// axis_matmul2x2
module axis_matmul2x2(
    input                       clk             ,
    input                       rst             ,
    input                       s_axis_tvalid   ,
    input     [31 : 0]          s_axis_tdata    ,
    input                       s_axis_tlast    ,
    output                      s_axis_tready   ,
    output                      m_axis_tvalid   ,
    output    [31 : 0]          m_axis_tdata    ,
    output                      m_axis_tlast    ,
    input                       m_axis_tready   
);
    wire [3:0]  io_in_a_0;
    wire [3:0]  io_in_a_1;
    wire [3:0]  io_in_b_0;
    wire [3:0]  io_in_b_1;
    wire [15:0] io_out_c_0;
    wire [15:0] io_out_c_1;
    assign io_in_a_0 = s_axis_tdata[00+:4];
    assign io_in_a_1 = s_axis_tdata[08+:4];
    assign io_in_b_0 = s_axis_tdata[16+:4];
    assign io_in_b_1 = s_axis_tdata[24+:4];
    assign m_axis_tdata = {io_out_c_1,io_out_c_0};
    assign m_axis_tlast = m_axis_tvalid;
    top u_top(
        .clock        (clk              ),
        .reset        (rst              ),
        .io_in_valid  (s_axis_tvalid    ),
        .io_out_ready (s_axis_tready    ),
        .io_in_a_0    (io_in_a_0        ),
        .io_in_a_1    (io_in_a_1        ),
        .io_in_b_0    (io_in_b_0        ),
        .io_in_b_1    (io_in_b_1        ),
        .io_in_c_0    (16'b0            ),
        .io_in_c_1    (16'b0            ),
        .io_out_valid (m_axis_tvalid    ),
        .io_in_ready  (m_axis_tready    ),
        .io_out_c_0   (io_out_c_0       ),
        .io_out_c_1   (io_out_c_1       )
    );
endmodule
Size: about 1600 cells after synthesis, about 290 flip-flops, ~72 I/O pins, roughly 14000 um2 of cells after synthesis.
clock: 4.66 ns
lec_check: 0
abc_area: 1
cap_margin: 0
core_margin: 2
core_utilization: 72
cts_cluster_diameter: 99
gpl_routability_driven: 0
hold_slack_margin: -0.09
place_density_lb_addon: 0.01
setup_slack_margin: -0.34
slew_margin: 20
run.sh (not shown) runs the stock make flow with config.mk's settings and CLKGATE_MAP_FILE=.
The first run completed and failed the layout checks on setup timing.
Change:
- ABC_AREA: 1 -> unset
- CAP_MARGIN: 0 -> 20
- CORE_UTILIZATION: 72 -> 40
- CTS_CLUSTER_DIAMETER: 99 -> unset
- GPL_ROUTABILITY_DRIVEN: 0 -> unset
- HOLD_SLACK_MARGIN: -0.09 -> unset
- PLACE_DENSITY_LB_ADDON: 0.01 -> unset
- SETUP_SLACK_MARGIN: -0.34 -> unset
- clock period: 4.66 -> 7.5 ns (I/O delays scaled with it)
The new run completed without violations.
Global-route usage came out lower by 17 points.
Design area rose by 0.42%.
Combinational power is lower by 26%.

========
Starting RTL as in the previous note.
Design axis_matmul2x2, start of the top module:
module axis_matmul2x2(
    input                       clk             ,
    input                       rst             ,
    input                       s_axis_tvalid   ,
    input     [31 : 0]          s_axis_tdata    ,
    input                       s_axis_tlast    ,
    output                      s_axis_tready   ,
    output                      m_axis_tvalid   ,
    output    [31 : 0]          m_axis_tdata    ,
    output                      m_axis_tlast    ,
    input                       m_axis_tready   
);
make LEC_CHECK=0 ABC_AREA=1 CAP_MARGIN=20 CORE_MARGIN=2 CORE_UTILIZATION=72 CTS_CLUSTER_DIAMETER=209 PLACE_DENSITY_LB_ADDON=0.01 SETUP_SLACK_MARGIN=1.29 SLEW_MARGIN=20 finish   # period 4.59 ns
The baseline produced a layout that fails on setup timing.
Edit:
Settings changed: CTS_CLUSTER_DIAMETER 209 to default, PLACE_DENSITY from default to 0.79, PLACE_DENSITY_LB_ADDON 0.01 to default, SETUP_SLACK_MARGIN 1.29 to default.
Clock period 4.59 ns to 6.5 ns, I/O delays scaled along.
Effect: The new run ran to the end with violations: setup timing. Worst hold slack barely changes. Fmax is about the same. Core utilization goes down by 1.8 points. Sequential cell count stays the same. Via count goes down by 1.6%.
Edit:
Settings changed: PLACE_DENSITY 0.79 to default, PLACE_DENSITY_LB_ADDON from default to 0.19.
Clock period 6.5 ns to 4.77 ns, I/O delays scaled along.
After rerunning: The changed run produced a layout that fails on setup timing; cell area came out higher by 1.0%; sequential power came out higher by 37%; wire length came out higher by 5.0%; register-to-register slack degrades by 1.7 ns; critical path depth does not change; sequential share of layout area came out lower by 0.36 points; worst hold slack barely changes.
Edit:
Settings changed: ABC_AREA 1 to default, CORE_UTILIZATION 72 to 40, PLACE_DENSITY_LB_ADDON 0.19 to default.
Clock period 4.77 ns to 7.16 ns, I/O delays scaled along.
The new run finished clean; total power is lower by a quarter to a third; clock-buffer cell count is higher by 14; die area is higher by well over a third; global-route usage is lower by 16 points; routed wire length is lower by about a fifth; flip-flop count is unchanged; worst setup slack gets better by 1.9 ns; utilization is lower by 38 points; area after synthesis is higher by a few percent; final area is higher slightly.
Power figures rest on the tool's default switching activity, not on a simulated workload.
